`design/flow/design.v`:
```
module alu (input signed [31:0] in1, input signed [31:0] in2, input [3:0] opCode, input [4:0] shiftAmt, output signed [31:0] result);
	assign result = opCode == 0 ? in1 + in2 :
			opCode == 1 ? in1 - in2 :
			opCode == 2 ? in1 & in2 :
			opCode == 3 ? in1 | in2 :
			opCode == 4 ? in1 << shiftAmt :
			opCode == 5 ? in1 >> shiftAmt :
			opCode == 6 ? in1 >>> shiftAmt :
			opCode == 7 ? in1 > in2 ? 1 : 0 :
			opCode == 8 ? in1 < in2 ? 1 : 0 : 0;
endmodule
module mux (input selCh, input [31:0] inCh0, input [31:0] inCh1, output [31:0] selData);
	assign selData = selCh == 0 ? inCh0 :
			  selCh == 1 ? inCh1 : 0;
endmodule
module registerFile (input wrEnable, input [4:0] wrReg, input [31:0] wrData, input [4:0] rdReg1, output [31:0] rdData1, input [4:0] rdReg2, output [31:0] rdData2, input clk);
	reg [31:0] regFile [31:0];
	assign rdData1 = regFile[rdReg1];
	assign rdData2 = regFile[rdReg2];
	always @(posedge clk) begin if (wrEnable) begin regFile[wrReg] <= wrData; end end
endmodule
module project (input wrEnable, input [4:0] wrReg, input [4:0] rdReg1, input [4:0] rdReg2, input clk, input [3:0] opCode, input [4:0] shiftAmt, output signed [31:0] result, input selCh, input [31:0] selData);
	wire [31:0] selected;
	wire signed [31:0] rdData1;
	wire signed [31:0] rdData2;
	registerFile regFile1 (wrEnable, wrReg, selected, rdReg1, rdData1, rdReg2, rdData2, clk);
	alu alu1 (rdData1, rdData2, opCode, shiftAmt, result);
	mux m1 (selCh, selData, result, selected);
endmodule
```
`design/flow/run.sh`:
```
#!/bin/bash
# the make line also repeats each setting of config.mk as NAME=value (left out here)
make -C /OpenROAD-flow-scripts/flow DESIGN_CONFIG=/design/flow/config.mk WORK_HOME=/design/flow/orfs CLKGATE_MAP_FILE= finish
```
`design/flow/config.mk`:
```
export PLATFORM = sky130hd
export DESIGN_NAME = project
export DESIGN_NICKNAME = project
export VERILOG_FILES = /design/flow/design.v
export SDC_FILE = /design/flow/constraint.sdc
export NUM_CORES = 4
export LEC_CHECK = 0
export CAP_MARGIN = 20
export CORE_MARGIN = 2
export CORE_UTILIZATION = 40
export SLEW_MARGIN = 20
```
`design/flow/constraint.sdc`:
```
create_clock -name core_clock -period 7.71 [get_ports {clk}]
set_input_delay 1.5420 -clock core_clock [delete_from_list [all_inputs] [get_ports {clk}]]
set_output_delay 1.5420 -clock core_clock [all_outputs]
set_load 0.01 [all_outputs]
```
==> results of run 1 <==
stage by stage:
stage / utilization (%) / hold slack, ps / cell area, µm²
2_1_floorplan: - / 1710 / 56600
3_3_place_gp: 47.0 / 2040 / 65800
3_5_place_dp: 47.0 / 2060 / 65800
4_1_cts: 51.0 / 1680 / 71300
5_1_grt: 51.6 / 1750 / 72200
6_report: 51.6 / 1740 / 72200
final cells by class:
cell class | instances | area (µm²) | share of cell area, %
Antenna cell | 1 | 2.50 | 0.00347
Tap cell | 1876 | 2350 | 3.25
Timing Repair Buffer | 983 | 9580 | 13.3
Clock buffer | 129 | 2800 | 3.88
Multi-Input combinational cell | 2347 | 25500 | 35.4
Clock inverter | 72 | 747 | 1.04
Inverter | 99 | 377 | 0.522
Sequential cell | 1024 | 30700 | 42.6
metal layers:
layer,part of all wire [%],up-vias
li1,-,17132
met1,39,21889
met2,46,2839
met3,11,494
met4,4.4,4
met5,0.012,-
repair_timing:
action                     CTS  global route
buffers inserted            55            41
setup endpoints to repair   32            30
cloned                      14             3
hold buffers                 0             0
hold endpoints to repair     0             0
pin swaps                   56            58
gates resized              268           146
==> notes.md, run 1 <==
Status on the layout run. The run finished, with violations left. A clean result was blocked by setup timing. Total nets after synthesis landed at 3926. The floorplan step set the die width to 380 µm.

Global-route met2 utilization landed at 47.4%. For the worst reg-to-reg path, the startpoint reported by OpenROAD is regFile1.regFile[21][0]. Biggest cell delay along the critical path landed at 520 ps. In this design, the critical path's most frequently occurring cell is buf_6. The clock tree has to reach 1024 sinks. Looking at the power breakdown, sequential logic takes 41.3% of the total. Mapped cell area landed at 56600 µm². The worst VDD IR drop from the latest analysis is 0.000181 V.

Cell count after placement landed at 6223. Cell depth of the worst setup path landed at 21. STA classifies the critical path startpoint as an input pin. CTS clock-pin slew for the worst setup and hold paths landed at 60 ps. Per the layout report, the design carries 11565 filler cells. In the setup report, the worst path falls into the class input pin to primary output.

Total congestion overflow after global routing landed at 0. Die span in y landed at 380 µm. Share of the yosys chip area belonging to registers landed at 54.4%. The final critical path takes up 102% of the cycle. Clock network power consumption landed at 5.22 mW.

Slack of the worst reg-to-reg path landed at 2230 ps. Via count of the first global-routing pass landed at 41550. Number of buffers inserted during clock tree synthesis landed at 106. Between clock sinks in the finished design, the worst skew comes to 58.8 ps. The global routing stage identified its most utilized layer as met2. For met3 alone, demand over resource in global routing was 6.30%.

Sorting the synthesized cells by area gives the leading types as edfxtp_1 (54%), mux4_2 (18%), mux2i_1 (7.3%). Detailed-routing iteration count for the pre-antenna-repair pass landed at 8. Once detailed placement completed, the half-perimeter wirelength came to 152000 µm. Setup slack on the worst path after placement came out at -1240 ps.

The die covers 144000 µm². For the worst min-delay path, the startpoint reported by OpenROAD is selData[0]. Growth of design area from synthesis to finish landed at 27.6%. Area fraction in compound gates landed at 8.95%.

Area fraction in and, or, nand and nor cells landed at 4.92%. Number of DRC violations after detailed routing landed at 0. In this run the tool buffered the top-level ports with 90 buffer cells.

Looking at the gate-level netlist, the highest instance count belongs to edfxtp_1. For reference, the critical path cell chain is buf_16, buf_16, buf_4, mux4_2, mux4_2, mux2i_2, buf_6, inv_2, ha_4, or4_4, a41oi_2, buf_4, o21bai_4, a311o_1, a31oi_4, o21ai_1, a211o_1, and3_4, o31ai_4, buf_6, buf_6. The root buffer cell chosen for the clock tree is clkbuf_16.

Max-cap violations in this run came to 0. TritonCTS built the clock tree. Flip-flop and latch power landed at 6.33 mW. Per the synthesis report, the number of distinct cell types is 89.

Slack of the critical path landed at -143 ps. Top fanout value on the critical path landed at 6. Share of async-settable or async-resettable flops after synthesis landed at 0%. The H-tree was split into 3 levels. Total global routing track utilization landed at 30.6%.

Grouping non-sequential cells by family puts the most area in multiplexers. Overall routed net length landed at 226000 µm. Yosys warning count landed at 1. Hold-critical path depth landed at 3. The design draws 15.3 mW.

The worst setup path is captured at a primary output. Synthesized instance count landed at 3769. The final max-slew violation count recorded for this run is 0. Total cells reported by yosys after synthesis landed at 3769. Measured in cells, the most critical reg-to-reg path has a length of 26. In the final report, the number of endpoints failing setup comes to 4. The cell-mix breakdown from Yosys lists the XOR/XNOR area share as 0.480%. The first global-routing pass estimated 314000 µm of wire. Combinational power landed at 3.76 mW. For this run, the top clock speed supported by timing is 127 MHz. For reference, the final report shows the hold violation count at 0.

The floorplan step defined a core boundary enclosing 140000 µm². The commonest register cell is edfxtp_1. Fraction of power consumed by combinational cells landed at 24.6%. Summing the areas of all fa, ha and maj instances in the mapped netlist gives 2.19% of the synthesized area. The longest clock path from root to sink contains 3 buffers.

Yosys synthesis chip area landed at 56600 µm². Setup repair after global routing could not meet its margin everywhere. Clock insertion delay at the later pin of the skew report landed at 750 ps. The endpoint identified for the worst register-to-register timing path is regFile1.regFile[25][30].

Transition time of the tightest slew-check pin landed at 1170 ps. Proportion of power drawn by the clock network landed at 34.1%. After detailed routing, the average wire length per cell comes to 34.6 µm. In the global route stage, met1 resource usage came out at 42.3%. Time the worst path needs with I/O delays and setup landed at 7850 ps. Remaining antenna violation count landed at 0. For reference, the critical path is captured by result[31]. The power report lists cell-internal power as 11.0 mW. After routing, the total negative slack on setup checks comes to -205 ps. In this run the static leakage power is 26.0 nW. Summing over every cut layer, the via total after detailed routing is 42358. In this design, the largest share of critical-path delay is due to AND-OR/OR-AND gates.

Number of warnings in the stage logs landed at 93. Pin count of the biggest net entering global routing landed at 61. Weighted congestion reported at the end of routability-driven placement landed at 1.01. Ratio of routed vias to standard cells landed at 6.49.

Total power normalized to cell area comes to 212 nW/µm². Yosys reported a register bit count of 1024. Number of placement rows landed at 137. I/O pin count landed at 91. Looking at the critical path, the single cell with the biggest stage delay is or4_4. The floorplan step records an initial core utilization of 40.4%. Data on the critical path is required at its endpoint by 6170 ps.

Summed over all instances, the cell type with the most area after synthesis is edfxtp_1. Number of buffers and inverters on the critical path landed at 8. The analysis attributes to net switching a power of 4.31 mW. Area share of the largest cell type after synthesis landed at 54.4%.

Proportion of synthesized area in mux cells landed at 25.8%. The initial antenna violation count is 8. Violation count after the first detailed-route iteration landed at 6328. Worst path arrival time landed at 6310 ps. The worst-case max-slew headroom was logged as 21.7%.

After synthesis, the mean cell area works out to 15.0 µm². The worst hold path terminates at regFile1.regFile[23][0]. The power report shows net switching accounting for 28.1% of the total. The largest part of the power goes to registers. Final standard cell count with taps included and fillers excluded landed at 6531.

For reference, the critical path is launched at rdReg2[0]. The post-synth count of flops with an enable pin is 1024. The type recorded for the worst min-delay path is input pin to flip-flop. Final-stage net count landed at 4718. Yosys reports that the most numerous cell types are edfxtp_1 (1024), mux4_2 (447), mux2i_1 (415).
==> inputs of run 2 (changes only) <==
- CELL_PAD_IN_SITES_DETAIL_PLACEMENT: not set -> 0
- CELL_PAD_IN_SITES_GLOBAL_PLACEMENT: not set -> 1
- CORE_ASPECT_RATIO: not set -> 1.03
- CORE_UTILIZATION: 40 -> 61
- CTS_CLUSTER_SIZE: not set -> 35
- HOLD_SLACK_MARGIN: not set -> 0.28
- MAX_ROUTING_LAYER: not set -> met5
- MIN_ROUTING_LAYER: not set -> met1
- PLACE_DENSITY: not set -> 0.65
- SETUP_SLACK_MARGIN: not set -> -0.14
- SLEW_MARGIN: 20 -> 35
- TNS_END_PERCENT: not set -> 95
- clock period: 7.71 -> 5.62 ns (I/O delays scaled with it)
==> run 2 against run 1 <==
Synthesized cell count is the same. Synthesized area did not move. The run now fails in 5_1_grt. Die size shrank 34%.
==> notes.md, run 2 <==
Implementation results. The run stopped with a tool error. It got as far as 5_1_grt and failed there. Share of async-settable or async-resettable flops after synthesis landed at 0%.

The clock drives 1024 sinks. The clock H-tree reported by CTS has 3 levels. Area share of the largest cell type after synthesis landed at 54.4%.

Post-synthesis share of cell area spent on xor and xnor gates landed at 0.480%. The buffer_ports step reported a buffer count of 90. By count the netlist is led by edfxtp_1 (1024), mux4_2 (447), mux2i_1 (415). Die span in y landed at 313 µm. Number of buffers inserted during clock tree synthesis landed at 98. edfxtp_1 takes more of the synthesized area than any other cell. Cell count after placement landed at 5924. CTS reports a maximum clock tree buffer depth of 3. The net count after synthesis is 3926.

The synth_stat.txt file lists the number of cells as 3769. In this run, synthesis inferred 1024 flip-flops with an integrated enable. Synthesized area divided by synthesized cell count landed at 15.0 µm². Proportion of synthesized area in mux cells landed at 25.8%. The most used flip-flop cell after synthesis is edfxtp_1.

The most common cell in the synthesized netlist is edfxtp_1. By area the synthesized netlist is led by edfxtp_1 (54%), mux4_2 (18%), mux2i_1 (7.3%). Horizontal die size landed at 304 µm. Detailed placement HPWL landed at 157000 µm. Area fraction in compound gates landed at 8.95%.

The synthesis run identifies the leading combinational cell family as multiplexers. The initialized floorplan defines 113 standard-cell rows. Synthesis produced a netlist whose cell count is 3769. The post-CTS hold buffer count recorded in the log is 0. Weighted congestion reported at the end of routability-driven placement landed at 1.09.

Register bit total from synthesis landed at 1024. Per the CTS log, the root buffer master is clkbuf_16. For this design the top-level I/O count stands at 91. Fraction of the core area occupied by cells at floorplan landed at 61.4%. For reference, simple AND, OR, NAND and NOR cells occupy 4.92% of the area reported after synthesis. In this run the standard cell core region covers 92000 µm². Chip area landed at 95200 µm². Area fraction in full adders, half adders and majority gates landed at 2.19%. Yosys warning count landed at 1. Mapped cell area landed at 56600 µm². The netlist uses 89 different library cells. Yosys synthesis chip area landed at 56600 µm². Share of the yosys chip area belonging to registers landed at 54.4%.
## run 2: repair_timing
action / in CTS
buffers inserted: 105
endpoints found under the setup margin: 801
resized: 511
pin swaps: 119
cloned: 18
## run 2: through the flow
stage	setup TNS [ps]	setup WS, ps	cell area, µm²	power [mW]	utilization, %
2_1_floorplan	-46420	-669	57500	11.2	-
3_3_place_gp	-1178220	-2900	68200	13.5	74.1
3_5_place_dp	-1247760	-2690	68300	13.6	74.2
4_1_cts	-42090	-1190	74900	21.2	81.4
==> inputs of run 3 (changes only) <==
- ABC_AREA: not set -> 1
- CELL_PAD_IN_SITES_DETAIL_PLACEMENT: 0 -> not set
- CELL_PAD_IN_SITES_GLOBAL_PLACEMENT: 1 -> 3
- CORE_ASPECT_RATIO: 1.03 -> 1.16
- CORE_UTILIZATION: 61 -> 53
- CTS_CLUSTER_DIAMETER: not set -> 81
- CTS_CLUSTER_SIZE: 35 -> 72
- GPL_ROUTABILITY_DRIVEN: not set -> 0
- GPL_TIMING_DRIVEN: not set -> 0
- HOLD_SLACK_MARGIN: 0.28 -> not set
- MAX_ROUTING_LAYER: met5 -> not set
- MIN_ROUTING_LAYER: met1 -> not set
- PLACE_DENSITY: 0.65 -> not set
- SETUP_SLACK_MARGIN: -0.14 -> not set
- SLEW_MARGIN: 35 -> 20
- TNS_END_PERCENT: 95 -> 15
- clock period: 5.62 -> 10.4 ns (I/O delays scaled with it)
==> run 3 against run 2 <==
The run fails in 3_1_place_gp_skip_io. Synthesized area is 5.0% higher. Synthesized cell count is 87% higher. Die size is 21% higher.
==> notes.md, run 3 <==
Implementation results. The flow did not finish. The die covers 115000 µm². Per the synthesis report, the simple-gate share of the synthesized area is 28.5%.

In this run, the synthesized area fraction spent on xor and xnor cells is recorded as 0.369%. For reference, the mux area share after synthesis is 0%. Per the synthesis report, the dominant area consumer among library cells is edfxtp_1.

After synthesis, the cell types taking the most area are edfxtp_1 (52%), nand2_1 (12%), nand3_1 (11%). Area of the placeable core landed at 111000 µm². In this run, distinct cell masters in the synthesized netlist total 47. Per the synth stats, the flop cell with the highest instance count is edfxtp_1. Per the synth log, the flip-flop and latch total comes to 1024. For this run, the chip area from Yosys synthesis comes to 59400 µm². Yosys shows that the main logic family after synthesis is simple AND/OR/NAND/NOR gates.

Count of flip-flops with a built-in enable after synthesis landed at 1024. Yosys warning count landed at 1. Die span in y landed at 365 µm. The floorplan has 132 rows.

The synthesis stats list as the most numerous cell nand2_1. For reference, full adder, half adder and majority cells occupy 2.09% of the area reported after synthesis. The first error in the log reads "[ERROR GPL-0301] Utilization 117.574 % exceeds 100%". The run ended at 3_1_place_gp_skip_io.

Yosys stat counts 7062 cells in the synthesized netlist. Horizontal die size landed at 315 µm. Synthesis produced a netlist with a net count of 7219. In the synthesized netlist, the number of instances is 7062.

Fraction of the core area occupied by cells at floorplan landed at 53.3%. By count the netlist is led by nand2_1 (1892), nand3_1 (1310), edfxtp_1 (1024). Area fraction in compound gates landed at 11.1%. Area share of the largest cell type after synthesis landed at 51.8%. Share of async-settable or async-resettable flops after synthesis landed at 0%.

In this run the mean area of a mapped cell was 8.41 µm². For this run, the register share of the synthesized area comes to 51.8%. The mapped netlist covers 59400 µm².
==> inputs of run 4 (changes only) <==
- CAP_MARGIN: 20 -> 35
- CELL_PAD_IN_SITES_DETAIL_PLACEMENT: not set -> 0
- CORE_ASPECT_RATIO: 1.16 -> 0.66
- CORE_UTILIZATION: 53 -> 34
- CTS_CLUSTER_DIAMETER: 81 -> not set
- CTS_CLUSTER_SIZE: 72 -> 32
- GPL_ROUTABILITY_DRIVEN: 0 -> 1
- GPL_TIMING_DRIVEN: 0 -> not set
- HOLD_SLACK_MARGIN: not set -> 0.3
- MAX_ROUTING_LAYER: not set -> met5
- MIN_ROUTING_LAYER: not set -> met1
- PLACE_DENSITY_LB_ADDON: not set -> 0.19
- SETUP_SLACK_MARGIN: not set -> 0.96
- SLEW_MARGIN: 20 -> 15
- TNS_END_PERCENT: 15 -> 35
- clock period: 10.4 -> 8.37 ns (I/O delays scaled with it)
==> run 4 against run 3 <==
Now clean on timing, DRC and antenna. Die size up 55%. Synthesized cell count stayed put. Synthesized area stayed put.
==> notes.md, run 4 <==
Status on the layout run. After detailed routing, the number of vias per cell comes to 5.84. Entering global routing, the biggest net connects 90 pins. The critical path is of the input pin to primary output type. According to the floorplan report, the die height is 344 µm.

In this run the critical register-to-register path is captured at regFile1.regFile[7][24]. Count of flip-flops with a built-in enable after synthesis landed at 1024. Chip area landed at 178000 µm². The cell sitting at the root of the clock tree is a clkbuf_16. During placement, the flow inserted port buffers numbering 90.

The CTS report gives the tree buffer count as 105. The synthesized netlist has a Yosys-reported chip area of 59400 µm². After layout, the setup clock skew is reported as 39.6 ps. Internal power of the cells landed at 9.61 mW.

The number of maximum-capacitance violations recorded for the run is 0. OpenROAD reports that the post-layout worst path occupies 93.2% of the period. Across all checked pins, the minimum headroom to the slew limit is 31.7%. In the post-synthesis netlist, the biggest area contributors are edfxtp_1 (52%), nand2_1 (12%), nand3_1 (11%).

In the Yosys report, the sequential cells make up 51.8% of the chip area. The via count of the first global-routing pass was 52630. After synthesis, the largest family of logic cells by area is simple AND/OR/NAND/NOR gates. The commonest cells after synthesis are nand2_1 (1892), nand3_1 (1310), edfxtp_1 (1024).

Yosys reports that the leading cell type by area covers 51.8% of the netlist area. Total global-route track usage over all layers is 33.0%. The synthesis report lists the Yosys warning total as 1. Worst path arrival time landed at 6130 ps. Once the floorplan was initialized, standard cells occupied 34.3% of the core.

Total via count in the routed design landed at 58493. The startpoint identified for the worst register-to-register timing path is regFile1.regFile[18][0]. After routing the design area is 75300 µm².

Number of sinks driven by the clock tree landed at 1024. Per the STA report, the cell with the highest stage delay on the worst path is nand4_1. In this run the layout overhead on the synthesized area is reported as 26.7%. Synthesized area divided by synthesized cell count landed at 8.41 µm². The filler cells instantiated in the layout total 17010. Total placed instance area landed at 66900 µm².

After technology mapping, the gate count stands at 7062. Total cells reported by yosys after synthesis landed at 7062. The synthesized netlist devotes 2.09% of its cell area to adder and majority cells. Clock network power consumption landed at 4.64 mW.

Among cell families on the critical path, the largest total delay comes from buffers and inverters. In the final report, the number of hold violations comes to 0. Slack of the critical path landed at 568 ps.

Hold-critical path depth landed at 13. Number of placement rows landed at 124. Following the worst setup path forward leads to its endpoint at result[31]. For the worst min-delay path, the startpoint reported by OpenROAD is regFile1.regFile[22][2]. All stages included, the depth of the critical timing path comes to 34. Final-stage net count landed at 7745. Top fanout value on the critical path landed at 8. Final count of negative-setup-slack endpoints landed at 0. Required time at the worst-slack endpoint landed at 6700 ps. Proportion of power drawn by the clock network landed at 32.8%. The flow ran to the end and the layout has no timing, DRC or antenna violations.

In the post-synthesis netlist, the cell with the most instances is nand2_1. Based on the critical path, the design can be clocked at up to 128 MHz. Clock latency on the worst-skew pair, taken at its later pin, is 760 ps. Worst reg2reg path depth landed at 31. Total nets after synthesis landed at 7219.

The synthesized netlist devotes 0.369% of its cell area to XOR and XNOR gates. In this run, power in combinational logic comes to 3.73 mW. Before antenna repair, the detailed router went through 8 iterations. In this run, synthesis produced a sequential element count of 1024. Setup repair after global routing could not meet its margin everywhere. Maximum buffer depth of the clock tree landed at 3. Violation count after the first detailed-route iteration landed at 9318. Flip-flop and latch power landed at 5.80 mW. Horizontal die size landed at 519 µm.

In the final report, the number of pins over their slew limit comes to 0. The timing report gives the biggest stage delay along the critical path as 340 ps. Maximum vdd drop landed at 0.000152 V.

Remaining antenna violation count landed at 0. Detailed placement HPWL landed at 191000 µm. The biggest area contributor in the post-synthesis netlist is edfxtp_1. The routed layout reports a DRC error count of 0. Per the GRT congestion report, total overflow comes to 0.

The commonest register cell is edfxtp_1. The dominant power group in this design is registers. Checking hold timing, the worst path is listed with class flip-flop to flip-flop. For this design the static power due to leakage is 29.5 nW. Mapped cell area landed at 59400 µm². Looking at the hold checks, the worst path lands on regFile1.regFile[8][2]. Net switching is 32.2% of the power. Number of different library cells in the post-synthesis netlist landed at 47.

The portion of synthesized area spent on multiplexers is 0%. The pin closest to its max-slew limit shows a slew of 1020 ps. Slack of the worst reg-to-reg path landed at 3430 ps.

Switching power landed at 4.56 mW. Dividing the detail-routed wire length by the instance count gives 31.0 µm. The script computed a power per unit cell area of 188 nW/µm². For this design the top-level I/O count stands at 91. OpenSTA lists the critical path startpoint as rdReg2[1]. On the worst setup and hold paths after CTS, the clock-pin slew comes to 70 ps. Looking at the clock tree report, the H-tree level count equals 3.

Initial antenna violation count landed at 15. Area of the placeable core landed at 173000 µm². Setup slack at placement landed at -929 ps.

Time the worst path needs with I/O delays and setup landed at 7800 ps. Fraction of power consumed by combinational cells landed at 26.3%. In the final timing run, aggregate negative setup slack is 0 ps. The final weighted congestion recorded by global placement is 0.967. Number of buffers and inverters on the critical path landed at 13.

Sequential group share of total power landed at 40.9%. The worst setup path is captured at a primary output. For this run, asynchronously set or reset flops after synthesis account for 0%. Overall routed net length landed at 310000 µm. Area fraction in and, or, nand and nor cells landed at 28.5%. First-pass GRT wire length landed at 419000 µm. TritonCTS built the clock tree. Number of warnings in the stage logs landed at 93.

The worst setup path is launched from an input pin. Total power for the finished layout comes to 14.2 mW. The report puts the hold buffer count at CTS at 0.

Area fraction in compound gates landed at 11.1%.
==> run 4: cell type report <==
class	instances	area, µm²	area share (%)
diodes	5	12.5	0.0166
repair buffers	938	10600	14.1
inverters	271	1140	1.51
clock buffers	126	2730	3.62
multi-input cells	5245	26600	35.3
flip-flops and latches	1024	30700	40.8
repair inverters	3	43.8	0.0582
clock inverters	66	529	0.703
well taps	2331	2920	3.87
==> run 4: stage by stage <==
| step | utilization (%) | std cells | hold slack, ps |
|---|---|---|---|
| 3_3_place_gp | 38.4 | 9614 | 1940 |
| 2_1_floorplan | - | 7062 | 1730 |
| 4_1_cts | 41.7 | 9881 | 1780 |
| 3_5_place_dp | 38.6 | 9628 | 1780 |
| 5_1_grt | 43.4 | 10005 | 1830 |
| 6_report | 43.4 | 10009 | 1700 |
==> run 4: metal layers <==
layer  wire [µm]  global-route usage (%)  share of wire, %  vias up
li1            -                       -                 -    25837
met1      140000                    49.6                45    28754
met2      127000                    47.3                41     3427
met3       31300                    6.41                10      469
met4       12100                    10.7               3.9        6
met5          40                       0             0.013        -
==> run 4: timing repair <==
action | in CTS | in global routing
resized | 284 | 449
gates cloned | 30 | 37
setup endpoints to repair | 32 | 32
setup buffers | 31 | 83
pin swaps | 26 | 167
==> inputs of run 5 (changes only) <==
- ABC_AREA: 1 -> not set
- CAP_MARGIN: 35 -> 20
- CTS_CLUSTER_SIZE: 32 -> 35
- GPL_ROUTABILITY_DRIVEN: 1 -> not set
- HOLD_SLACK_MARGIN: 0.3 -> not set
- PLACE_DENSITY_LB_ADDON: 0.19 -> 0.29
- SETUP_SLACK_MARGIN: 0.96 -> -0.14
- SLEW_MARGIN: 15 -> 0
- clock period: 8.37 -> 5.62 ns (I/O delays scaled with it)
==> run 5 against run 4 <==
Worst hold slack worse by 390 ps. First-iteration DRC count decreased by 32%. Now fails the layout checks on setup timing. Count of clock-buffer cells in the layout down 16. Final cell count down 26%. Cell area grew 4.8%. Largest cell class unchanged. Via count down 23%. Power increased by 55%. Die size is 4.8% lower. Synthesized area decreased by 4.8%. Flip-flop count stayed put.
==> notes.md, run 5 <==
Status on the layout run. The root buffer cell chosen for the clock tree is clkbuf_16. Slack of the worst reg-to-reg path landed at -230 ps. Required time at the worst-slack endpoint landed at 4500 ps.

Final-stage net count landed at 5254. Average detailed-routed wire length per instance landed at 36.5 µm. The clock net in this run drives a total of 1024 sinks.

STA lists the startpoint of the worst hold path as selData[29]. In this run, flip-flops and latches consume 39.5% of the power. The flow ran to the end, but the layout failed its checks. From synthesis to final layout, the design area changed by 39.5%. For this run, asynchronously set or reset flops after synthesis account for 0%.

Number of warnings in the stage logs landed at 94. Post-synthesis share of cell area spent on xor and xnor gates landed at 0.480%. Final antenna diode count landed at 0.

CTS added clock buffers totalling 96. Overall routed net length landed at 270000 µm. The die is 335 µm tall.

Combinational power landed at 6.60 mW. After the first detailed-routing iteration, the DRC count stood at 6302. Counting instances in the post-synthesis netlist gives the leading cell types as edfxtp_1 (1024), mux4_2 (447), mux2i_1 (415).

According to the Yosys statistics, the synthesized design has a chip area of 56600 µm². Total cells reported by yosys after synthesis landed at 3769. Worst path arrival time landed at 6010 ps.

Clock insertion delay at the later pin of the skew report landed at 740 ps. Max-cap violations in this run came to 0. The via count of the first global-routing pass is 43204.

Detailed-routing iteration count for the pre-antenna-repair pass landed at 6. For this design the top-level I/O count stands at 91. Total congestion overflow after global routing landed at 0. Number of max-slew violations in the final report landed at 0.

TritonCTS built the clock tree. Walking the critical path from launch to capture passes 21 cell instances. Endpoints failing hold in the final report were tallied at 0. Area fraction in compound gates landed at 8.95%. Of all cell types, the one taking the most synthesized area is edfxtp_1.

The wire-length estimate of the detail-placed layout is 184000 µm. In the hold report, the worst path ends at regFile1.regFile[28][29]. The largest share of the power goes to registers.

Of the post-synthesis cell area, the part taken by muxes is 25.8%. Per the timing report, the most critical flop-to-flop path originates at regFile1.regFile[8][4]. After Yosys synthesis, and, or, nand and nor cells account for 4.92% of the synthesized area. Maximum vdd drop landed at 0.000237 V. Count of flip-flops with a built-in enable after synthesis landed at 1024. Cell count after placement landed at 6996. The worst hold path belongs to the class input pin to flip-flop.

Sequential cells were found to cover 54.4% of the synthesized design area. The clock network is responsible for 30.5% of the overall power. Among all flip-flop cells after synthesis, the most frequent one is edfxtp_1. After layout, the setup clock skew is reported as 58.0 ps. STA classifies the critical path startpoint as an input pin. Summing every instance area after synthesis gives 56600 µm². Looking at the reg2reg group, the worst path ends at regFile1.regFile[28][31]. Biggest cell delay along the critical path landed at 540 ps. Top fanout value on the critical path landed at 6. Total nets after synthesis landed at 3926. Clock network power for this build is 6.69 mW. According to the floorplan report, the total die area is 170000 µm². Total global routing track utilization landed at 31.0%.

The timing report shows that the slowest cell on the worst path is mux4_2. Synthesized instance count landed at 3769. The layout checks failed on setup timing. The first global-routing pass estimated 364000 µm of wire. Remaining antenna violation count landed at 0. Top achievable clock speed landed at 140 MHz. Maximum buffer depth of the clock tree landed at 3.

Flip-flop and latch power landed at 8.67 mW. Summing the areas of all fa, ha and maj instances in the mapped netlist gives 2.19% of the synthesized area. The script computed the net switching share of total power as 30.8%.

Number of H-tree levels landed at 3. Initial antenna violation count landed at 7. Horizontal die size landed at 506 µm. Number of hold-repair buffers added at the cts stage landed at 0.

Part of the cycle the worst path needs landed at 127%. Hold-critical path depth landed at 3. CTS clock-pin slew for the worst setup and hold paths landed at 70 ps.

Counting I/O delays and the setup requirement, the final critical path takes 7130 ps. Ranked by total cell area, the synthesized netlist is headed by edfxtp_1 (54%), mux4_2 (18%), mux2i_1 (7.3%). The critical path starts at rdReg2[0]. Setup violations remaining at the end of the flow were counted as 393.

STA classifies the critical path endpoint as a primary output. Setup TNS landed at -118090 ps. Switching power landed at 6.77 mW. The critical path in this run is classified as input pin to primary output. In this run, the combinational gates consume 30.1% of the power. Setup slack at placement landed at -2660 ps.

Number of fill cells landed at 14346. Areal power density over the cells landed at 278 nW/µm². The power report puts the leakage power at 29.2 nW. The number of buffers and inverters on the critical path is 7. Setup repair after global routing could not meet its margin everywhere. The critical path ends at result[31]. Yosys warning count landed at 1. Ratio of routed vias to standard cells landed at 6.10. The tightest hold path in the finished design has a slack of 1310 ps. The pin closest to its max-slew limit shows a slew of 1180 ps. In the post-route analysis, the smallest setup slack over all paths is -1510 ps. Internal power of the cells landed at 15.2 mW.

Number of different library cells in the post-synthesis netlist landed at 89. After floorplanning, the core was divided into 121 placement rows. The finished layout holds 7388 standard cells, fillers aside. After floorplanning, the core was sized to cover 165000 µm². Pin count of the biggest net entering global routing landed at 48.

Worst slew margin relative to its limit landed at 21.6%. edfxtp_1 is the most common cell in the netlist. In this run, synthesis produced a sequential element count of 1024. Area share of the largest cell type after synthesis landed at 54.4%. The placement report lists the number of port buffers as 90. Total via count in the routed design landed at 45046. The kind of cell with the highest combined delay along the critical path is AND-OR/OR-AND gates. The worst register-to-register path has a depth of 22. In the routed design, unresolved DRC markers number 0. Dividing the synthesized area by the synthesized cell count gives 15.0 µm². Per the gpl log, the routability congestion estimate is 1.01. Among the non-sequential cells, multiplexers take the most area. The signal on the critical path passes through buf_16, buf_12, buf_4, mux4_2, mux4_2, mux2i_1, buf_4, ha_4, or2_4, a311oi_2, a211o_1, nor2b_1, a311o_2, a31oi_4, buf_6, o21ai_2, a211o_1, and3_4, o31ai_4, buf_12, buf_6. Fraction of the core area occupied by cells at floorplan landed at 34.3%.
run 5: timing repair:
item,4_1_cts,5_1_grt
hold endpoints to repair,0,0
resized,662,151
endpoints found under the setup margin,942,390
pin swaps,156,88
buffers inserted,155,71
cloned,25,10
run 5: per-layer routing:
| layer | GRT usage (%) | vias up | part of all wire [%] |
|---|---|---|---|
| li1 | - | 18207 | - |
| met1 | 48.3 | 23867 | 46 |
| met2 | 42.0 | 2686 | 40 |
| met3 | 9.47 | 280 | 12 |
| met4 | 5.54 | 6 | 1.9 |
| met5 | 0 | - | 0.076 |
run 5: final cells by class:
cell class	count	area, µm²	area share [%]
sequential	1024	30700	39.0
multi-input combinational	2350	27000	34.2
timing repair buffer	1526	14900	18.9
tap	2214	2770	3.51
clock buffer	110	2450	3.11
clock inverter	65	654	0.829
inverter	99	387	0.490
run 5: per-stage QoR:
| stage | total power [mW] | instance area (µm²) | util (%) |
|---|---|---|---|
| 5_1_grt | 22.6 | 78900 | 47.8 |
| 2_1_floorplan | 11.2 | 57500 | - |
| 3_5_place_dp | 14.1 | 70300 | 42.6 |
| 6_report | 22.0 | 78900 | 47.8 |
| 3_3_place_gp | 14.2 | 70300 | 42.6 |
| 4_1_cts | 21.5 | 77600 | 47.0 |
==> inputs of run 6 (changes only) <==
- ABC_AREA: not set -> 1
- CAP_MARGIN: 20 -> 0
- CTS_CLUSTER_SIZE: 35 -> 85
- HOLD_SLACK_MARGIN: not set -> 0.3
- MAX_ROUTING_LAYER: met5 -> met4
- PLACE_DENSITY_LB_ADDON: 0.29 -> 0.18
- SETUP_SLACK_MARGIN: -0.14 -> 0.96
- SLEW_MARGIN: 0 -> 15
- clock period: 5.62 -> 7.17 ns (I/O delays scaled with it)
==> run 6 against run 5 <==
Still fails the layout checks on setup timing. Combinational power fell by 25%. Via count rose by 35%. Highest routed layer is now met4. Synthesized cell count rose by 87%. Final cell count rose by 40%. Non-clock buffer count fell by 268. Critical endpoint is now result[30]. Flip-flop count did not move. Count of clock-buffer cells in the layout rose by 7. Die size rose by 5.0%.
==> notes.md, run 6 <==
Status on the layout run. The run finished, with violations left. The run did not pass the layout checks because of setup timing. Top fanout value on the critical path landed at 17.

STA puts the critical path data arrival time at 5800 ps. The OpenROAD report gives the critical path a required time of 5740 ps. Weighted congestion reported at the end of routability-driven placement landed at 0.996. For this run, the post-layout net count is 8065. For this configuration, the core starts out at a cell density of 34.3%. First-pass GRT wire length landed at 437000 µm. The share of total power dissipated in the clock network is 32.9%. After synthesis, the share of cell area in mux cells is 0%. Sequential cells consume a total of 6.76 mW. The startpoint identified for the worst hold timing path is selCh. The die is 519 µm wide.

The die covers 178000 µm². Max capacitance violation total landed at 0. Cell depth of the worst setup path landed at 32.

Area share of the largest cell type after synthesis landed at 51.8%. In the Yosys report, the sequential cells make up 51.8% of the chip area. Register bit total from synthesis landed at 1024. Yosys synthesis chip area landed at 59400 µm². The initial antenna violation count is 5. Total global routing track utilization landed at 35.6%. For reference, simple AND, OR, NAND and NOR cells occupy 28.5% of the area reported after synthesis. Final core area utilization landed at 46.0%. The number of nets in the synthesized netlist is 7219.

Fraction of power consumed by combinational cells landed at 28.4%. Buffers inserted to repair hold after CTS numbered 0. Tally of buffers added on design ports landed at 90.

Final count of negative-setup-slack endpoints landed at 5. Worst slew margin relative to its limit landed at 13.1%. Max-slew check failures listed in the final report amount to 0. Ranked by total cell area, the synthesized netlist is headed by edfxtp_1 (52%), nand2_1 (12%), nand3_1 (11%). Yosys mapped the design onto 47 distinct sky130hd cell types. Final hold violation count landed at 0.

Dividing the final minimum period by the clock period gives 101%. The biggest slice of the total power is consumed by registers. Entering global routing, the biggest net connects 63 pins. Die span in y landed at 344 µm. Number of warnings in the stage logs landed at 94. The worst setup path is captured at a primary output. The skew report gives the latency at the later pin of the worst-skew pair as 760 ps. The synthesis report gives the async set-or-reset register share as 0%. For hold timing, the worst endpoint is regFile1.regFile[11][0]. Internal power of the cells landed at 12.0 mW. Of the combinational cells, the family taking the most area is simple AND/OR/NAND/NOR gates. Number of DRC violations after detailed routing landed at 0. Per the Yosys statistics, synthesis produced 7062 cells. Tracing the worst setup path back leads to its startpoint at rdReg2[0].

The largest total area in the synthesized netlist belongs to edfxtp_1. Ratio of routed vias to standard cells landed at 5.88. Area fraction in compound gates landed at 11.1%.

Setup slack at placement landed at -1200 ps. After Yosys synthesis, XOR and XNOR cells account for 0.369% of the synthesized area. Slack of the critical path landed at -59.2 ps. Number of fill cells landed at 16859.

Looking at the setup timing report, the critical path kind is input pin to primary output. The clock passes through at most 3 buffers. In this run switching power makes up 31.7% of total power. Clock network power consumption landed at 5.77 mW. The region available for standard cell placement spans 173000 µm². Number of buffers inserted during clock tree synthesis landed at 104. Combinational gate area landed at 27700 µm². Slack of the worst reg-to-reg path landed at 1670 ps. The area taken by sequential standard cells is reported as 30700 µm². Transition time of the tightest slew-check pin landed at 1300 ps. Relative to the synthesized area, the layout overhead comes to 34.2%. I/O pin count landed at 91. The slowest stage of the critical path is the nand4_1 cell. The capture point of the critical path was reported as result[30]. The report lists the power per cell area as 220 nW/µm². The cell sitting at the root of the clock tree is a clkbuf_16. Top achievable clock speed landed at 138 MHz. The power report lists the combinational group at 4.98 mW. After technology mapping, the gate count stands at 7062.

Broken down by cell family, the worst path's largest delay share belongs to buffers and inverters. Time the worst path needs with I/O delays and setup landed at 7230 ps. Summing over every cut layer, the via total after detailed routing is 60717.

STA reports the tightest min-delay check as being of type input pin to flip-flop. Violation count after the first detailed-route iteration landed at 8869. Detailed-routing iteration count for the pre-antenna-repair pass landed at 6. Worst clock skew on the final layout landed at 44.6 ps. Leakage power total landed at 31.7 nW. Number of placement rows landed at 124. For the worst reg-to-reg path, the endpoint reported by OpenROAD is regFile1.regFile[6][8].

Worst hold slack across all endpoints landed at 1520 ps. Synthesized area divided by synthesized cell count landed at 8.41 µm². By count the netlist is led by nand2_1 (1892), nand3_1 (1310), edfxtp_1 (1024). Power after layout landed at 17.5 mW. Biggest cell delay along the critical path landed at 300 ps.

The script extracted a net switching power of 5.56 mW. Maximum vdd drop landed at 0.000198 V. CTS clock-pin slew for the worst setup and hold paths landed at 70 ps. Setup repair after global routing could not meet its margin everywhere. Count of flip-flops with a built-in enable after synthesis landed at 1024. In this run the cell area of the synthesized design comes to 59400 µm². Average detailed-routed wire length per instance landed at 30.8 µm. The clock net in this run drives a total of 1024 sinks. Yosys instantiated no cell more often than nand2_1. Detailed placement HPWL landed at 207000 µm.

TritonCTS built the clock tree. Recorded from the global router log, the overflow total was 0. For the worst flop-to-flop path, the logic depth is 40. Per the synth stats, the flop cell with the highest instance count is edfxtp_1. Remaining antenna violation count landed at 0. Number of H-tree levels landed at 3. The worst setup path is launched from an input pin. Sequential group share of total power landed at 38.6%.

Via count of the first global-routing pass landed at 55225. Area fraction in full adders, half adders and majority gates landed at 2.09%. Per STA, the library cell used most along the worst path is buf_4. Overall routed net length landed at 318000 µm. Number of buffers and inverters on the critical path landed at 13. Hold analysis shows the worst path with a depth of 4. Per the timing report, the most critical flop-to-flop path originates at regFile1.regFile[0][0].

The synthesis report lists the Yosys warning total as 1.
==> run 6: cell type report <==
class                   count  share of cell area [%]
diodes                      1                 0.00314
clock buffers             117                    3.38
multi-input cells        5245                    34.7
well taps                2331                    3.66
inverters                 271                    1.44
repair inverters            4                   0.115
flip-flops and latches   1024                    38.6
repair buffers           1258                    17.1
clock inverters            77                   0.975
==> run 6: what timing repair did <==
| item | CTS | global route |
|---|---|---|
| gates resized | 696 | 362 |
| endpoints found under the setup margin | 160 | 96 |
| pin swaps | 127 | 160 |
| buffers inserted | 78 | 60 |
| cloned | 36 | 12 |
==> run 6: per-layer routing <==
layer	share of wire (%)	track usage [%]
met1	45	52.2
met2	40	48.3
met3	12	8.16
met4	3.5	10.2
met5	0	-
==> run 6: stage by stage <==
step / std cells / TNS [ps] / cell area, µm²
5_1_grt: 10327 / -1590 / 79700
4_1_cts: 10254 / -60.5 / 77600
3_5_place_dp: 9946 / -24820 / 70200
2_1_floorplan: 7062 / 0 / 59600
6_report: 10328 / -148 / 79700
3_3_place_gp: 9945 / -42930 / 70200
==> inputs of run 7 (changes only) <==
- ABC_AREA: 1 -> not set
- CAP_MARGIN: 0 -> 20
- CELL_PAD_IN_SITES_GLOBAL_PLACEMENT: 3 -> 0
- CORE_UTILIZATION: 34 -> 70
- CTS_CLUSTER_SIZE: 85 -> 35
- HOLD_SLACK_MARGIN: 0.3 -> not set
- MAX_ROUTING_LAYER: met4 -> met5
- PLACE_DENSITY: not set -> 0.75
- PLACE_DENSITY_LB_ADDON: 0.18 -> not set
- SETUP_SLACK_MARGIN: 0.96 -> -0.14
- SLEW_MARGIN: 15 -> 25
- clock period: 7.17 -> 7.18 ns (I/O delays scaled with it)
==> run 7 against run 6 <==
The flow now stops in 5_1_grt. Synthesized area is 4.8% lower. Synthesized cell count decreased by 47%. Die size down 53%.
==> notes.md, run 7 <==
Implementation results. Synthesized area divided by synthesized cell count landed at 15.0 µm². For this run the detailed placement stage logged an HPWL of 163000 µm. The tool reported: "[ERROR GRT-0116] Global routing finished with congestion. Check the congestion regions in the DRC Viewer". After floorplanning, the die was sized to cover 83100 µm².

Horizontal die size landed at 354 µm. The stage where the run came to a stop is 5_1_grt. Number of different library cells in the post-synthesis netlist landed at 89.

The buffer_ports step reported a buffer count of 90. Total placed instance area landed at 64800 µm². The largest total area in the synthesized netlist belongs to edfxtp_1. Post-synth the commonest register cell is edfxtp_1. The share of the core area taken by cells at floorplan is 70.9%. Total congestion overflow after global routing landed at 887.

After synthesis, the largest family of logic cells by area is multiplexers. For reference, compound AND-OR and OR-AND cells occupy 8.95% of the area reported after synthesis. Register bit total from synthesis landed at 1024.

Total global-route track usage over all layers is 88.6%. Area fraction in full adders, half adders and majority gates landed at 2.19%. The tree is rooted in a clkbuf_16. Weighted congestion reported at the end of routability-driven placement landed at 1.26. Number of H-tree levels landed at 3. The synthesized netlist devotes 0.480% of its cell area to XOR and XNOR gates.

After technology mapping, the gate count stands at 3769. Share of the yosys chip area belonging to registers landed at 54.4%. In this run the biggest area consumer among cell types represents 54.4% of the synthesized area. Number of sinks driven by the clock tree landed at 1024. Share of async-settable or async-resettable flops after synthesis landed at 0%. The synthesis report lists the Yosys warning total as 1. Multiplexer cells account for 25.8% of the synthesized area. Measured along the y axis, the die boundary spans 235 µm. By count the netlist is led by edfxtp_1 (1024), mux4_2 (447), mux2i_1 (415). Area fraction in and, or, nand and nor cells landed at 4.92%.

Number of placement rows landed at 84. Total cells reported by yosys after synthesis landed at 3769. The number of nets in the synthesized netlist is 3926.

The detailed placer reported the number of placed instances as 5441. Area of the placeable core landed at 79800 µm². I/O pin count landed at 91.

In this run, CTS created clock tree buffers numbering 90. The run stopped with a tool error. Count of flip-flops with a built-in enable after synthesis landed at 1024.

In the synthesis report, Yosys lists the chip area as 56600 µm². By instance count, the leading cell after synthesis is edfxtp_1. By area the synthesized netlist is led by edfxtp_1 (54%), mux4_2 (18%), mux2i_1 (7.3%). Setup slack at placement landed at -1720 ps. Looking at the clock tree report, the maximum root-to-sink buffer count equals 3. Mapped cell area landed at 56600 µm².
-- run 7: metrics by stage --
stage	power [mW]	TNS, ps
after detailed placement	10.5	-123490
after global placement	10.4	-43160
after floorplan	8.66	-263
after CTS	16.2	-6600
-- run 7: repair_timing --
item                                    4_1_cts
gates resized                               454
endpoints found under the setup margin       32
gates cloned                                 14
pin swaps                                   108
buffers inserted                            122
hold buffers                                  0
-- run 7: metal layers --
metal / GRT overflow / global-route usage [%]
met1: 56 / 90.5
met2: 446 / 96.9
met3: 79 / 82.2
met4: 289 / 83.2
met5: 17 / 60.7
==> inputs of run 8 (changes only) <==
- CELL_PAD_IN_SITES_DETAIL_PLACEMENT: 0 -> not set
- CELL_PAD_IN_SITES_GLOBAL_PLACEMENT: 0 -> not set
- CORE_ASPECT_RATIO: 0.66 -> 1.34
- CORE_UTILIZATION: 70 -> 40
- CTS_CLUSTER_SIZE: 35 -> not set
- GPL_ROUTABILITY_DRIVEN: not set -> 0
- MAX_ROUTING_LAYER: met5 -> not set
- MIN_ROUTING_LAYER: met1 -> not set
- PLACE_DENSITY: 0.75 -> not set
- SETUP_SLACK_MARGIN: -0.14 -> not set
- SLEW_MARGIN: 25 -> 20
- TNS_END_PERCENT: 35 -> not set
- clock period: 7.18 -> 10.0 ns (I/O delays scaled with it)
==> run 8 against run 7 <==
The run now finishes clean. Synthesized area did not move. Synthesized cell count did not move. Die size rose by 74%.
==> notes.md, run 8 <==
Status on the layout run. Via count of the first global-routing pass landed at 39351. In the hold report, the worst path ends at regFile1.regFile[2][22]. The number of placed instances, taps included, is 5710.

Yosys shows that the main logic family after synthesis is multiplexers. Worst path arrival time landed at 7810 ps. STA classifies the critical path endpoint as a primary output. Registers are responsible for 46.2% of the overall power. Dividing the synthesized area by the synthesized cell count gives 15.0 µm². STA classifies the critical path startpoint as an input pin. Detailed-routing iteration count for the pre-antenna-repair pass landed at 9. Counting flops with an async set or reset pin after synthesis yields a share of 0%. The tree built by TritonCTS fans out to 1024 sinks. The net count after synthesis is 3926.

For reference, the most critical setup path is categorized as input pin to primary output. Count of flip-flops with a built-in enable after synthesis landed at 1024. According to the timing report, the critical path is captured at result[0]. Final hold violation count landed at 0. Per the final report, max-transition violations number 0. The cell count after synthesis came out at 3769. For reference, the critical path cell chain is buf_8, buf_12, nor2b_4, buf_12, a22oi_1, nand2_1, o22ai_1, a211oi_2, ha_1, or4_1, buf_4, nor4_1, buf_4, nand3_1, nor3_1, buf_4, nor4_1, a21oi_1, and2_1, o31ai_2, a221oi_2, buf_4, nor2_1, clkdlybuf4s50_1. Number of warnings in the stage logs landed at 92.

The longest clock path from root to sink contains 3 buffers. TritonCTS built the clock tree. Area fraction in full adders, half adders and majority gates landed at 2.19%.

Fraction of power consumed by combinational cells landed at 20.4%. Cell depth of the worst setup path landed at 24. Setup slack at placement landed at -81.9 ps. Clock tree synthesis selected as its root buffer the cell clkbuf_16. Summing the areas of all xor and xnor instances in the mapped netlist gives 0.480% of the synthesized area.

Clock-pin slew was measured on the worst setup and hold paths at 70 ps. Port buffering added 90 buffers. Net switching is 28.3% of the power. Area fraction in and, or, nand and nor cells landed at 4.92%.

The group that draws the most power in this run is registers. Number of buffers inserted during clock tree synthesis landed at 94. The final critical path takes up 98.1% of the cycle. The timing report attributes the biggest portion of critical-path delay to buffers and inverters. Mapped cell area landed at 56600 µm². The path class of the tightest hold or removal check is flip-flop to flip-flop. The largest individual stage delay along the critical path comes from the cell or4_1.

In this run the core area contains 159 standard-cell rows. In the synthesized netlist, the cells that appear most often are edfxtp_1 (1024), mux4_2 (447), mux2i_1 (415). Maximum vdd drop landed at 0.000137 V.

In this run, the number of DRC markers left after iteration 0 of detailed routing was 5716. Initial antenna violation count landed at 11. Remaining antenna violation count landed at 0.

Worst slew margin relative to its limit landed at 25.0%. The run finished with no timing, DRC or antenna violations. Biggest cell delay along the critical path landed at 520 ps.

Final-stage net count landed at 4120. Number of DRC violations after detailed routing landed at 0. Yosys warning count landed at 1.

The routed layout has 39837 vias. For this configuration, the core starts out at a cell density of 40.3%. Number of buffers and inverters on the critical path landed at 8. The leakage component of the power was reported as 22.0 nW. Ratio of routed vias to standard cells landed at 6.76. Once routing completed, OpenROAD measured the worst setup slack at 190 ps. Counting flops and latches in the post-synthesis netlist gives 1024. Per the synthesis report, the dominant area consumer among library cells is edfxtp_1. Total congestion overflow after global routing landed at 0. Per report_power, the Clock row totals 3.53 mW. Counting cells, the worst reg-to-reg path comes to 18. Looking at the clock tree report, the H-tree level count equals 3.

In this run the worst setup path begins at rdReg1[2]. The completed layout was analyzed and its total power is 10.6 mW. For this run, the chip area from Yosys synthesis comes to 56600 µm². In this run, post-CTS hold repair placed 0 buffers. The synthesis run shows multiplexers occupying 25.8% of the cell area.

STA lists the startpoint of the worst register-to-register path as regFile1.regFile[31][0]. Final standard cell count with taps included and fillers excluded landed at 5894. Share of the yosys chip area belonging to registers landed at 54.4%.

Internal power of the cells landed at 7.56 mW. First-pass GRT wire length landed at 289000 µm. The flow reported a cell area power density of 164 nW/µm². Hold-critical path depth landed at 12.

Looking at the cell usage after synthesis, the top flip-flop cell is edfxtp_1. Transition time of the tightest slew-check pin landed at 1130 ps. Average detailed-routed wire length per instance landed at 35.1 µm. STA reports a reg2reg setup slack of 3930 ps. The flow reports power dissipated in sequential cells as 4.88 mW. As reported, the later end of the worst-skew pair has a clock insertion delay of 730 ps.

In the final timing run, aggregate negative setup slack is 0 ps. The flow reports an fmax of 102 MHz. Horizontal die size landed at 329 µm. After synthesis, the netlist uses 89 different library cells. The total area inside the core boundary comes to 140000 µm². The power report lists the combinational group at 2.15 mW. Worst clock skew on the final layout landed at 36.4 ps. Pin count of the biggest net entering global routing landed at 91.

Of the post-synthesis cell area, the dominant cell type holds 54.4%. The share of total power dissipated in the clock network is 33.4%. Per the timing report, the most critical flop-to-flop path finishes at regFile1.regFile[24][31]. Measured along the y axis, the die boundary spans 439 µm. Chip area landed at 144000 µm².

The main area contributors are edfxtp_1 (54%), mux4_2 (18%), mux2i_1 (7.3%). I/O pin count landed at 91. The analysis attributes to net switching a power of 2.99 mW. The final timing report counts setup violations totalling 0. Required time at the worst-slack endpoint landed at 8000 ps. Overall routed net length landed at 207000 µm.

Max capacitance violation total landed at 0. The global routing report lists combined usage of all routing layers as 28.2%. Growth of design area from synthesis to finish landed at 13.9%. Area fraction in compound gates landed at 8.95%.

By instance count, the leading cell after synthesis is edfxtp_1. By instance count, the cell type seen most on the critical path is buf_4. Total cells reported by yosys after synthesis landed at 3769. Detailed placement HPWL landed at 129000 µm.

For the worst min-delay path, the startpoint reported by OpenROAD is regFile1.regFile[21][22]. The worst path needs 9810 ps of the cycle, external delays included. Along the worst path, the maximum fanout reaches 44.
==> run 8: metrics by stage <==
step | utilization [%] | hold WS (ps) | cell area [µm²]
floorplan | - | 1710 | 56600
global placement | 43.7 | 2070 | 61400
finish | 45.9 | 2120 | 64400
global route | 45.9 | 2210 | 64400
CTS | 45.9 | 2100 | 64300
detailed placement | 43.7 | 2090 | 61400
==> run 8: layer usage <==
metal,global-route usage (%),wire (µm),up-vias
li1,-,-,15891
met1,36.2,75900,20651
met2,44.9,96700,2646
met3,5.48,20900,639
met4,15.5,13100,10
met5,0,58,-
==> run 8: area by class of cell <==
class	instances	area, µm²
Antenna cell	4	10.0
Clock buffer	113	2420
Clock inverter	59	523
Fill cell	12209	75800
Inverter	99	372
Multi-Input combinational cell	2347	24400
Sequential cell	1024	30700
Tap cell	1851	2320
Timing Repair Buffer	397	3650
==> run 8: timing repair <==
| action | in CTS | in global routing |
|---|---|---|
| setup buffers | 0 | 8 |
| resized | 3 | 12 |
| pin swaps | 0 | 1 |
| endpoints found under the setup margin | 2 | 8 |
==> inputs of run 9 (changes only) <==
- CORE_ASPECT_RATIO: 1.34 -> not set
- CORE_UTILIZATION: 40 -> 66
- CTS_CLUSTER_SIZE: not set -> 29
- GPL_ROUTABILITY_DRIVEN: 0 -> not set
- clock period: 10.0 -> 5.87 ns (I/O delays scaled with it)
==> run 9 against run 8 <==
The run now fails in 5_1_grt. Synthesized area did not move. Synthesized cell count did not move. Die size is 39% lower.
==> notes.md, run 9 <==
Implementation results. The flow did not finish. The flow stopped in 5_1_grt. The tool reported: "[ERROR GRT-0116] Global routing finished with congestion. Check the congestion regions in the DRC Viewer".

For this run the top cell type by instance count after synthesis was edfxtp_1. Share of the yosys chip area belonging to registers landed at 54.4%. The horizontal die dimension reported for this design is 297 µm. Number of hold-repair buffers added at the cts stage landed at 0. The core region is 85000 µm².

Number of H-tree levels landed at 3. Cell count after placement landed at 5712. Number of sinks driven by the clock tree landed at 1024.

Ranked by instance count, the synthesized netlist is headed by edfxtp_1 (1024), mux4_2 (447), mux2i_1 (415). After Yosys synthesis, AND-OR and OR-AND compound gates account for 8.95% of the synthesized area. The tree is rooted in a clkbuf_16. The synthesized design spends more area on one cell type than any other, namely edfxtp_1. Proportion of synthesized area in mux cells landed at 25.8%. Buffers placed on the I/O ports in this run total 90. Share of async-settable or async-resettable flops after synthesis landed at 0%.

Area share of the largest cell type after synthesis landed at 54.4%. According to the floorplan report, the total die area is 88000 µm². Synthesized instance count landed at 3769. Averaged over all synthesized cells, the footprint is 15.0 µm². In this run the cell area of the synthesized design comes to 56600 µm². Count of flip-flops with a built-in enable after synthesis landed at 1024.

Per the synthesis report, the number of distinct cell types is 89. Area fraction in and, or, nand and nor cells landed at 4.92%. The synthesized netlist devotes 2.19% of its cell area to adder and majority cells. Yosys synthesis chip area landed at 56600 µm².

Synthesis inferred 1024 register bits. Before placement the cells fill 66.5% of the core. Maximum buffer depth of the clock tree landed at 3. The warning tally printed by Yosys for this design is 1. Global routing consumed, over all layers together, 75.4% of the routing resources. Number of placement rows landed at 107.

Yosys shows that the main logic family after synthesis is multiplexers. Among all flip-flop cells after synthesis, the most frequent one is edfxtp_1. Detailed placement HPWL landed at 159000 µm. For reference, the top cells by area after synthesis are edfxtp_1 (54%), mux4_2 (18%), mux2i_1 (7.3%). During I/O placement, the number of pins put on the boundary was 91.

At the end of routability-driven placement, the weighted congestion stood at 1.10. Total cells reported by yosys after synthesis landed at 3769. Die span in y landed at 297 µm.

The number of nets in the synthesized netlist is 3926. Number of buffers inserted during clock tree synthesis landed at 100. Total congestion overflow after global routing landed at 8. In this run, the synthesized area fraction spent on xor and xnor cells is recorded as 0.480%.
-- run 9: timing repair --
action	CTS
gates resized	539
buffers inserted	131
setup endpoints to repair	546
pin swaps	121
cloned	20
-- run 9: routing by layer --
| metal | GRT usage (%) | GRT overflow |
|---|---|---|
| met1 | 76.5 | 1 |
| met3 | 63.2 | 0 |
| met2 | 89.6 | 3 |
| met5 | 41.3 | 0 |
| met4 | 70.0 | 4 |
-- run 9: per-stage QoR --
stage | setup TNS, ps | setup WS [ps] | total power, mW | area [µm²] | hold slack, ps
after floorplan | -21890 | -519 | 10.7 | 57500 | 1550
after global placement | -589350 | -1860 | 12.8 | 66800 | 2040
after detailed placement | -701210 | -1950 | 12.9 | 66800 | 2090
after CTS | -34460 | -1180 | 20.1 | 73700 | 1380
==> inputs of run 10 (changes only) <==
- CAP_MARGIN: 20 -> 40
- CELL_PAD_IN_SITES_DETAIL_PLACEMENT: not set -> 1
- CORE_ASPECT_RATIO: not set -> 0.63
- CORE_UTILIZATION: 66 -> 40
- CTS_CLUSTER_SIZE: 29 -> not set
- GPL_ROUTABILITY_DRIVEN: not set -> 0
- SETUP_SLACK_MARGIN: not set -> -0.36
- TNS_END_PERCENT: not set -> 80
- clock period: 5.87 -> 10.0 ns (I/O delays scaled with it)
==> run 10 against run 9 <==
Now fails the layout checks on setup timing. Synthesized area unchanged. Synthesized cell count unchanged. Die size up 64%.
==> notes.md, run 10 <==
Status on the layout run. The layout report lists the combined flip-flop and latch area as 30700 µm². Global-route met2 utilization landed at 44.1%. The worst setup path is captured at a primary output. At the later pin of the worst-skew pair, clock insertion delay measures 730 ps. Number of DRC violations after detailed routing landed at 0.

Final count of negative-setup-slack endpoints landed at 6. Entering global routing, the biggest net connects 111 pins. At the pin with the least slew margin, the transition time is 983 ps. Final-stage net count landed at 4093.

In this run the most critical hold path is launched from regFile1.regFile[0][0]. Overall routed net length landed at 221000 µm. Final core area utilization landed at 46.0%. The initial antenna violation count was 1. After clock tree synthesis, the setup repair step added 0 buffers. Maximum vdd drop landed at 0.000163 V.

In the final layout, the multi-input gates occupy 24300 µm². Checking hold timing, the worst path is listed with class flip-flop to flip-flop. Detailed-routing iteration count for the pre-antenna-repair pass landed at 11. By area the synthesized netlist is led by edfxtp_1 (54%), mux4_2 (18%), mux2i_1 (7.3%). The worst path uses 102% of the clock period. Flip-flop and latch power landed at 4.88 mW. The most critical setup path has its startpoint at rdReg1[4]. Global routing put the most usage on met2. The worst setup path is launched from an input pin. Switching power as a share of total power landed at 29.4%.

Summing the areas of all fa, ha and maj instances in the mapped netlist gives 2.19% of the synthesized area. The synthesis report lists the Yosys warning total as 1. Number of warnings in the stage logs landed at 93. The script logs the ratio of routed vias to standard cells as 6.96. The synthesized netlist has a Yosys-reported chip area of 56600 µm². The synthesis run shows the most used standard cells to be edfxtp_1 (1024), mux4_2 (447), mux2i_1 (415).

Number of buffers and inverters on the critical path landed at 5. The number of clock sinks came to 1024. The flow ran to the end, but the layout failed its checks.

Final standard cell area without fillers landed at 64500 µm². The share of the core area taken by cells at floorplan is 40.3%. Before any placement, the netlist area is recorded as 56600 µm². Among all stages on the critical path, the maximum delay recorded is 650 ps. I/O pin count landed at 91. The post-CTS hold buffer count recorded in the log is 0.

For reference, the clock transition at the flip-flops on the worst setup and hold paths is 70 ps. Number of different library cells in the post-synthesis netlist landed at 89. Counting flops with a built-in enable in the synthesized netlist gives 1024. The most frequently used library cell after synthesis is edfxtp_1. The power report puts the leakage power at 22.0 nW.

For reference, simple AND, OR, NAND and NOR cells occupy 4.92% of the area reported after synthesis. Summed over all instances, the cell type with the most area after synthesis is edfxtp_1. Counting endpoints that fail hold in the final report gives 0. Met1 track demand over resource in global routing landed at 42.0%. The setup path with the least slack is of type input pin to primary output. For this run, the register share of the synthesized area comes to 54.4%. Setup slack at placement landed at -93.4 ps. Worst reg2reg path depth landed at 18. Area fraction in compound gates landed at 8.95%.

Register bit total from synthesis landed at 1024. Violation count after the first detailed-route iteration landed at 7200. TritonCTS built the clock tree. Clock tree synthesis selected as its root buffer the cell clkbuf_16. For reference, XOR and XNOR gates occupy 0.480% of the area reported after synthesis. Top achievable clock speed landed at 97.9 MHz. The report lists the violated layout checks as setup timing.

Fraction of power consumed by combinational cells landed at 20.8%. Number of placement rows landed at 109. Tally of buffers added on design ports landed at 90. Max capacitance violation total landed at 0. Among the non-sequential cells, multiplexers take the most area. Via count of the first global-routing pass landed at 40691.

The script computed a power per unit cell area of 167 nW/µm². Internal power comes to 7.61 mW. Worst path arrival time landed at 8220 ps. The global routing report lists met3 layer usage as 10.0%. Total via count in the routed design landed at 41054.

Per the OpenROAD timing report, the critical path contains 19 cells. Time the worst path needs with I/O delays and setup landed at 10220 ps. Dividing the synthesized area by the synthesized cell count gives 15.0 µm². The largest share of the power goes to registers. According to the timing report, the critical path is captured at result[31]. Proportion of synthesized area in mux cells landed at 25.8%. Area share of the largest cell type after synthesis landed at 54.4%. Max-slew check failures listed in the final report amount to 0. First-pass GRT wire length landed at 311000 µm. Counting flops with an async set or reset pin after synthesis yields a share of 0%. Detailed placement HPWL landed at 144000 µm. Number of buffers inserted during clock tree synthesis landed at 94. After synthesis, the design contains 3769 cells according to Yosys. Broken down by cell family, the worst path's largest delay share belongs to buffers and inverters. Final standard cell count with taps included and fillers excluded landed at 5896.

Required time at the worst-slack endpoint landed at 8000 ps. Worst clock skew on the final layout landed at 37.6 ps. The synthesized netlist handed to floorplanning was reported with a cell count of 3769. Sequential group share of total power landed at 45.3%. The number of nets handed over by synthesis was 3926. For the combinational group, total power comes out at 2.24 mW.

Looking at the critical path, the single cell with the biggest stage delay is clkdlybuf4s50_1. Cell count after placement landed at 5725. Walking the worst path, the cells encountered are clkdlybuf4s50_1, buf_4, nor2b_4, buf_12, a22oi_1, nand3_1, nand4_2, inv_1, ha_1, or3_1, nor3_1, nand2_1, a211oi_1, o21ai_0, a2111oi_0, o31ai_1, and3_1, o31ai_1, clkdlybuf4s50_1. Looking at the reg2reg group, the worst path ends at regFile1.regFile[1][31]. Per the OpenROAD floorplan log, the width of the die is 478 µm.

The commonest register cell is edfxtp_1. The area growth from synthesis to layout is 14.1%. Measured along the y axis, the die boundary spans 302 µm. Per the OpenROAD floorplan log, the area of the core is 140000 µm².

The final timing report gives a worst setup slack of -219 ps. Total placed instance area landed at 61500 µm². Average detailed-routed wire length per instance landed at 37.5 µm.

Total global routing track utilization landed at 30.1%. Per the OpenROAD floorplan log, the area of the die is 144000 µm². Clock network power consumption landed at 3.66 mW. The timing report gives the worst reg2reg path a setup slack of 3490 ps. Per the timing report, the most critical flop-to-flop path originates at regFile1.regFile[31][0].

Per report_power, the clock group accounts for 33.9% of the total. CTS reports a maximum clock tree buffer depth of 3. Worst slew margin relative to its limit landed at 34.0%.

The detail route stage leaves a number of antenna-violating nets equal to 0. Top fanout value on the critical path landed at 29. Hold-critical path depth landed at 7.

Total congestion overflow after global routing landed at 0. Looking at the clock tree report, the H-tree level count equals 3. Hold analysis lists the worst path endpoint as regFile1.regFile[0][0]. Number of fill cells landed at 13735. The switching component of the power was reported as 3.17 mW.
==> run 10: area by class of cell <==
type                       instances  share of cell area (%)
sequential                      1024                    47.6
multi-input combinational       2347                    37.7
timing repair buffer             370                    5.75
clock buffer                     115                    3.80
tap                             1887                    3.66
clock inverter                    51                   0.847
inverter                          99                   0.576
antenna                            3                  0.0116
==> run 10: per-stage QoR <==
step / hold slack, ps / TNS [ps] / total power [mW]
after CTS: 2060 / -120 / 10.7
after detailed placement: 2030 / -93.4 / 7.09
final: 2170 / -639 / 10.8
after global placement: 2000 / -97.3 / 7.05
after floorplan: 1710 / 0 / 6.21
after global routing: 2190 / -1390 / 11.0
==> run 10: what timing repair did <==
item | 4_1_cts | 5_1_grt
endpoints found under the hold margin | 0 | 0
resized | 0 | 1
endpoints found under the setup margin | 0 | 1
==> run 10: routing by layer <==
metal / up-vias / part of all wire, %
met4: 14 / 4.0
met2: 3051 / 43
met1: 21579 / 40
met5: - / 0.19
met3: 589 / 13
li1: 15821 / -
Power and IR drop assume default switching activity.
